Design UT_TOP, start of the top module:
module UT_TOP (
    clk, rst_n, in_valid, in_time,
    out_valid, out_display, out_day
);
Size in the first run: about 6300 cells after synthesis, roughly 250 flip-flops, roughly 41000 µm² of cells after synthesis.
Settings: LEC_CHECK=0, CAP_MARGIN=20, CORE_ASPECT_RATIO=1.15, CORE_MARGIN=2, CORE_UTILIZATION=18, CTS_CLUSTER_DIAMETER=168, GPL_ROUTABILITY_DRIVEN=1, PLACE_DENSITY_LB_ADDON=0.28, SETUP_SLACK_MARGIN=-2.0, SLEW_MARGIN=20, TNS_END_PERCENT=50; clock period 21.0 ns.
run.sh (not shown) runs the stock make flow with config.mk's settings and CLKGATE_MAP_FILE=.
Edit:
Settings changed: CORE_ASPECT_RATIO 1.15 to unset, CORE_UTILIZATION 18 to 72, CTS_CLUSTER_DIAMETER 168 to unset, GPL_ROUTABILITY_DRIVEN 1 to unset, PLACE_DENSITY_LB_ADDON 0.28 to 0.0, SETUP_SLACK_MARGIN -2.0 to unset, TNS_END_PERCENT 50 to unset.
Clock period 21.0 ns to 11.5 ns, I/O delays scaled along.
Result: This time the run finished with negative setup slack left. Die size came out lower by about 75%. Area after synthesis stays the same. Final cell count fell by 23%. Fmax rises by 23%.
Edit:
Settings changed: ABC_AREA set to 1, CAP_MARGIN 20 to 5, CORE_ASPECT_RATIO set to 1.15, CORE_UTILIZATION 72 to 71, CTS_CLUSTER_DIAMETER set to 260, CTS_CLUSTER_SIZE set to 17, GPL_ROUTABILITY_DRIVEN set to 1, PLACE_DENSITY_LB_ADDON 0.0 to 0.28, SETUP_SLACK_MARGIN set to -2.0, TNS_END_PERCENT set to 50.
Clock period 11.5 ns to 10.4 ns, I/O delays scaled along.
After rerunning: The changed run never finished: it broke off in global routing (5_1_grt), error GRT-0232. Synthesized area drops by 4.5%. Die area decreases by about 3%. Synthesized cell count increases by about 7%.
Edit:
Settings changed: ABC_AREA 1 to unset, CAP_MARGIN 5 to 20, CORE_ASPECT_RATIO 1.15 to unset, CORE_UTILIZATION 71 to 65, CTS_CLUSTER_DIAMETER 260 to unset, CTS_CLUSTER_SIZE 17 to unset, GPL_ROUTABILITY_DRIVEN 1 to unset, PLACE_DENSITY_LB_ADDON 0.28 to 0.0, SETUP_SLACK_MARGIN -2.0 to 3.81, SLEW_MARGIN 20 to 40, TNS_END_PERCENT 50 to unset.
Clock period 10.4 ns to 14.5 ns, I/O delays scaled along.
Outcome: The changed run completed without violations. Die size goes up by 14%. Area after synthesis goes up by 4.7%. Synthesized cell count goes down by 6.7%.

---

P:
UT_TOP again, from the RTL that the note above started with.
clock: 20.0 ns
lec_check: 0
abc_area: 1
cap_margin: 20
cell_pad_in_sites_global_placement: 0
core_margin: 2
core_utilization: 55
gpl_routability_driven: 1
gpl_timing_driven: 1
max_routing_layer: met4
min_routing_layer: met1
place_density: 0.48
slew_margin: 20
What Q does differently from P at the input level:
==> flow/config.mk <==
export PLATFORM = sky130hd
export DESIGN_NAME = UT_TOP
export DESIGN_NICKNAME = UT_TOP
export VERILOG_FILES = /design/flow/design.v
export SDC_FILE = /design/flow/constraint.sdc
export NUM_CORES = 4
export LEC_CHECK = 0
export CAP_MARGIN = 20
export CORE_MARGIN = 2
export CORE_UTILIZATION = 66
export SETUP_SLACK_MARGIN = 3.51
export SLEW_MARGIN = 20
==> flow/constraint.sdc <==
create_clock -name core_clock -period 13.9 [get_ports {clk}]
set_input_delay 2.7800 -clock core_clock [delete_from_list [all_inputs] [get_ports {clk}]]
set_output_delay 2.7800 -clock core_clock [all_outputs]
set_load 0.01 [all_outputs]
Results
Status Q: flow complete, layout not clean - setup timing. Diff P -> Q: area of the mapped netlist moved up, data required time of the worst path lower. Between P and Q, the flow reports die area decreasing by more than 10%. Compared with P, Q shows a multi-input gate share of total cell area that is 6.6 points higher.
Setup changes, Q to R
==> flow/config.mk <==
export PLATFORM = sky130hd
export DESIGN_NAME = UT_TOP
export DESIGN_NICKNAME = UT_TOP
export VERILOG_FILES = /design/flow/design.v
export SDC_FILE = /design/flow/constraint.sdc
export NUM_CORES = 4
export LEC_CHECK = 0
export CAP_MARGIN = 35
export CELL_PAD_IN_SITES_DETAIL_PLACEMENT = 1
export CORE_ASPECT_RATIO = 0.96
export CORE_MARGIN = 2
export CORE_UTILIZATION = 40
export CTS_CLUSTER_DIAMETER = 158
export GPL_ROUTABILITY_DRIVEN = 0
export HOLD_SLACK_MARGIN = 0.05
export MAX_ROUTING_LAYER = met4
export MIN_ROUTING_LAYER = met2
export PLACE_DENSITY_LB_ADDON = 0.0
export SLEW_MARGIN = 20
==> flow/constraint.sdc <==
create_clock -name core_clock -period 10.6 [get_ports {clk}]
set_input_delay 2.1200 -clock core_clock [delete_from_list [all_inputs] [get_ports {clk}]]
set_output_delay 2.1200 -clock core_clock [all_outputs]
set_load 0.01 [all_outputs]
==> comparison <==
Status(R) = ERROR, stage = 5_1_grt
Horizontal extent of the die, R vs Q: up by more than a quarter
Of the two candidates, Q has the better worst setup slack after placement and R the worse one.
Higher initial cell density of the core goes to Q over R.
Compare R and Q | post-CTS setup-driven buffer insertion count higher: Q
[R] clock buffer count from CTS rose 6 relative to Q
Going from Q to R, fraction of the mapped netlist area in compound gates flat; die area up about 64%; vertical die size up 25%.
Here is what was changed in the inputs of S compared with R.
==> flow/config.mk <==
export PLATFORM = sky130hd
export DESIGN_NAME = UT_TOP
export DESIGN_NICKNAME = UT_TOP
export VERILOG_FILES = /design/flow/design.v
export SDC_FILE = /design/flow/constraint.sdc
export NUM_CORES = 4
export LEC_CHECK = 0
export CAP_MARGIN = 20
export CORE_MARGIN = 2
export CORE_UTILIZATION = 72
export CTS_CLUSTER_SIZE = 49
export PLACE_DENSITY_LB_ADDON = 0.0
export SETUP_SLACK_MARGIN = -0.9
export SLEW_MARGIN = 5
==> flow/constraint.sdc <==
create_clock -name core_clock -period 12.3 [get_ports {clk}]
set_input_delay 2.4600 -clock core_clock [delete_from_list [all_inputs] [get_ports {clk}]]
set_output_delay 2.4600 -clock core_clock [all_outputs]
set_load 0.01 [all_outputs]
--- outcome ---
Of R and S, none finishes clean. Finished, but not clean: S, with setup timing. R terminated abnormally: 5_1_grt reported GRT-0116. Against R, S reports a core box area that is lower. Per the comparison of S with R, area of the chip saw a decrease; placed cell area saw a decrease; number of setup buffers added after CTS saw a decrease. Sort R and S by post-cts gate resize count, descending, and R comes first. Synthesis area per yosys: S vs R — no meaningful difference. In the metrics for R and S, the one carrying the lower number of buffers created by CTS is S.

---

## lane 1
Starting RTL as in the previous note.
Settings: LEC_CHECK=0, ABC_AREA=0, CAP_MARGIN=10, CELL_PAD_IN_SITES_DETAIL_PLACEMENT=2, CORE_MARGIN=3, CORE_UTILIZATION=64, CTS_CLUSTER_DIAMETER=368, CTS_CLUSTER_SIZE=78, GPL_ROUTABILITY_DRIVEN=1, MAX_ROUTING_LAYER=met5, MIN_ROUTING_LAYER=met2, PLACE_DENSITY_LB_ADDON=0.01, SETUP_SLACK_MARGIN=0.27, SLEW_MARGIN=20; clock period 11.8 ns.
Lane 1 did not finish; the tool stopped in detailed placement (3_5_place_dp) with error DPL-0033.
Here is what was changed in the inputs of lane 2 compared with lane 1.
Settings: CORE_UTILIZATION now 40, was 64; PLACE_DENSITY_LB_ADDON no longer set, was 0.01; SETUP_SLACK_MARGIN no longer set, was 0.27; TNS_END_PERCENT now 10, previously not set; GPL_ROUTABILITY_DRIVEN no longer set, was 1; CTS_CLUSTER_DIAMETER now 392, was 368; CAP_MARGIN now 20, was 10; ABC_AREA no longer set, was 0; CTS_CLUSTER_SIZE no longer set, was 78; CORE_MARGIN now 2, was 3; MAX_ROUTING_LAYER no longer set, was met5; CELL_PAD_IN_SITES_DETAIL_PLACEMENT no longer set, was 2; CORE_ASPECT_RATIO now 0.57, previously not set; MIN_ROUTING_LAYER no longer set, was met2; the clock period (ns, I/O delays scaled along) now 20.0, was 11.8.
Findings:
Lane 2 | stages: all done | timing, DRC, antenna: all pass. Placeable core area: lane 2 > lane 1. From lane 1 to lane 2, cell total in the yosys stat output did not move at all. Of lane 2 and lane 1, lane 1 shows the higher global placer's final weighted congestion, with lane 2 below it. Between lane 2 and lane 1, floorplan die width is lower for lane 1, lane 2 comes in above that. Going from lane 1 to lane 2, the die outline height was found to have gone down by 5.2%. Lane 2 -> lane 1: synthesized area per cell delta 0, exact match. The instance count of the mapped netlist was comparable across lane 2 and lane 1. Going from lane 1 to lane 2, floorplan utilization shrinks by 24 points. Comparing number of placement rows for lane 2 and lane 1, the bigger number came from lane 1. Between lane 2 and lane 1, die footprint is higher for lane 2, lane 1 comes in under that.

---

Starting RTL as in the previous note.
==> flow/design.v (excerpt) <==
module UT_TOP (
    clk, rst_n, in_valid, in_time,
    out_valid, out_display, out_day
);
Settings: LEC_CHECK=0, CAP_MARGIN=35, CELL_PAD_IN_SITES_DETAIL_PLACEMENT=1, CORE_ASPECT_RATIO=0.96, CORE_MARGIN=2, CORE_UTILIZATION=15, CTS_CLUSTER_DIAMETER=158, GPL_ROUTABILITY_DRIVEN=0, HOLD_SLACK_MARGIN=0.05, MAX_ROUTING_LAYER=met4, MIN_ROUTING_LAYER=met2, PLACE_DENSITY_LB_ADDON=0.09, SLEW_MARGIN=20; clock period 10.6 ns.
The baseline ran to the end with violations: setup timing.
Change:
Settings changed: CAP_MARGIN 35 to 0, CELL_PAD_IN_SITES_DETAIL_PLACEMENT 1 to default, CORE_ASPECT_RATIO 0.96 to default, CORE_UTILIZATION 15 to 72, CTS_CLUSTER_DIAMETER 158 to default, GPL_ROUTABILITY_DRIVEN 0 to default, HOLD_SLACK_MARGIN 0.05 to default, MAX_ROUTING_LAYER met4 to default, MIN_ROUTING_LAYER met2 to default, PLACE_DENSITY from default to 0.35, PLACE_DENSITY_LB_ADDON 0.09 to default, SETUP_SLACK_MARGIN from default to -0.9, SLEW_MARGIN 20 to 40.
Clock period 10.6 ns to 12.3 ns, I/O delays scaled along.
=>
- The new run finished but fails on setup timing
- global-route usage rises by 26 points
- non-clock buffer count falls by 172
- maximum frequency falls by 3.2%
- final area falls by 10%
- routed wire length falls by about 30%
- critical path depth rises by 3
Change:
Settings changed: CAP_MARGIN 0 to 20, CORE_ASPECT_RATIO from default to 1.15, CORE_UTILIZATION 72 to 24, CTS_CLUSTER_DIAMETER from default to 168, GPL_ROUTABILITY_DRIVEN from default to 1, HOLD_SLACK_MARGIN from default to -0.01, MAX_ROUTING_LAYER from default to met4, PLACE_DENSITY 0.35 to default, PLACE_DENSITY_LB_ADDON from default to 0.28, SETUP_SLACK_MARGIN -0.9 to default, SLEW_MARGIN 40 to 20, TNS_END_PERCENT from default to 50.
Clock period 12.3 ns to 21.0 ns, I/O delays scaled along.
Effect:
- With this change the flow finished clean
- global-route usage decreases by 34 points
- via count is lower by 11%
- critical path depth shrinks by 4
- design area went down by 0.75%
- wire length goes up by 3.2%
- setup slack improved by 4.5 ns
- count of clock-buffer cells in the layout went up by 8

---

== run A ==
Starting RTL as in the previous note.
clock: 21.0 ns
lec_check: 0
abc_area: 1
cap_margin: 20
cell_pad_in_sites_detail_placement: 2
core_aspect_ratio: 0.66
core_margin: 8
core_utilization: 35
cts_cluster_diameter: 168
gpl_routability_driven: 1
hold_slack_margin: -0.01
max_routing_layer: met5
min_routing_layer: met2
slew_margin: 20
tns_end_percent: 80
Run A never completed; the flow aborted with a tool error in 5_1_grt.
--- input diff run A..run B ---
- an added SETUP_SLACK_MARGIN of 3.98
- a deleted CTS_CLUSTER_DIAMETER that had been 168
- a deleted GPL_ROUTABILITY_DRIVEN that had been 1
- a deleted TNS_END_PERCENT that had been 80
- a deleted MAX_ROUTING_LAYER that had been met5
- a change of CORE_MARGIN from 8 to 2
- a deleted ABC_AREA that had been 1
- a deleted MIN_ROUTING_LAYER that had been met2
- a deleted HOLD_SLACK_MARGIN that had been -0.01
- a change of CORE_UTILIZATION from 35 to 61
- a deleted CELL_PAD_IN_SITES_DETAIL_PLACEMENT that had been 2
- a deleted CORE_ASPECT_RATIO that had been 0.66
- a change of the clock period (ns, I/O delays scaled along) from 21.0 to 14.7
## What came out
Run B reports a lower adder and majority gate portion of the synthesized area than run A does.
Run B finished every stage and its layout cleared the timing, design-rule and antenna checks.
Looking at number of resized instances in the post-cts repair step, run B sits 75 above run A.
Post-synthesis instance area: run B and run A compared, higher one is run B
Diff run A -> run B | setup slack after placement | decrease of 4070 ps
Going from run A to run B, die width has decreased, cell total in the yosys stat output has decreased.
Cmp run B and run A / number of setup buffers added after CTS / lower: run A
Run A -> run B: post-synthesis async set-or-reset flop share delta 0, exact match
Placed instance area, run B vs run A: up slightly
Number of placed instances with taps included (run B over run A): decrease, 1,315
Diff run A -> run B | cell count after synthesis | down by a few percent
The following lists how run C was set up differently from run B:
- a change of CORE_UTILIZATION from 61 to 72
- an added MAX_ROUTING_LAYER of met4
- a change of SETUP_SLACK_MARGIN from 3.98 to -0.83
- a change of CAP_MARGIN from 20 to 15
- a change of the clock period (ns, I/O delays scaled along) from 14.7 to 11.8
--- outcome ---
- Diff run B -> run C: first-pass GRT wire length increased by 3.1% relative to the old numbers, clock transition at the registers of the reported paths closely matched the old numbers, number of cells on the worst reg-to-reg path increased by about 9% relative to the old numbers.
- Taking run B as the reference, in run C via count moved up; final design instance area without fill moved up; tightest hold margin moved up; register share of the cell area level.
- Between run C and run B, detailed route wirelength on metal3 is lower for run B, run C comes in above that.
- Final period utilization: run C higher than run B
- Run C ended with less y dimension of the die than run B.
- STATUS run=run C STAGES=ALL_DONE FINAL_CHECKS=FAILED CAUSE=negative setup slack
diff inputs: run C => run D
- changing SETUP_SLACK_MARGIN from -0.83 to -0.9
- setting CTS_CLUSTER_SIZE to 68 for the first time
- changing CAP_MARGIN from 15 to 5
- removing MAX_ROUTING_LAYER (formerly met4)
- changing SLEW_MARGIN from 20 to 40
- setting PLACE_DENSITY_LB_ADDON to 0.0 for the first time
- changing the clock period (ns, I/O delays scaled along) from 11.8 to 12.3
==> comparison <==
- In run D the implementation ran to completion but is not tape-out ready, as the final checks report negative setup slack.
- Every stage of run C finished as expected; the final checks, on the other hand, flagged negative setup slack, which means the layout fails.
- Run D vs. run C: post-layout worst setup margin now sits higher; register-to-register slack now sits higher.
- Run D — utilization 0.71 points lower, run C as reference
- Looking at signed area change from the synthesized netlist to the final layout, run D sits 0.97 points lower than run C does.
- [compare] base=run C new=run D: clock skew -10 ps, pin count of the biggest net entering global routing -about 36%, half-perimeter wire length of the detailed placement result ~0 delta, sequential share of layout area ~0 delta.
- Relative to run C, run D improves worst slack at placement.
- For run C, the timing startpoint of the critical path was month_ip_in[1]$_DFFE_PN0P_, unlike run D, where it was month_ip_in[0]$_DFFE_PN0P_.
Relative to run D, the following input files were edited for run E:
- GPL_ROUTABILITY_DRIVEN: unset -> 1
- SLEW_MARGIN: 40 -> 20
- MAX_ROUTING_LAYER: unset -> met4
- CAP_MARGIN: 5 -> 20
- CTS_CLUSTER_SIZE: 68 -> unset
- PLACE_DENSITY_LB_ADDON: 0.0 -> unset
- CORE_ASPECT_RATIO: unset -> 1.15
- CTS_CLUSTER_DIAMETER: unset -> 168
- SETUP_SLACK_MARGIN: -0.9 -> unset
- TNS_END_PERCENT: unset -> 50
- the clock period (ns, I/O delays scaled along): 12.3 -> 11.9
### Flow results
| run E | all stages done | FAIL | negative setup slack |. Summary of run E over run D: met2 capacity usage during global routing rose by 1.1 points, largest fanout of any net on the critical path went up 1. Share of synthesized area spent on multiplexers: run E vs run D — no meaningful difference. Compared run E against run D; cell area after synthesis within noise. Number of buffers inserted during clock tree synthesis ends up lower on run E. Post-layout period usage of the worst path: run E > run D. Run E — global-route wire length before repair about 1.4% lower, run D as reference. Run D -> run E: layout buffer count excluding clock buffers increased by a few percent.
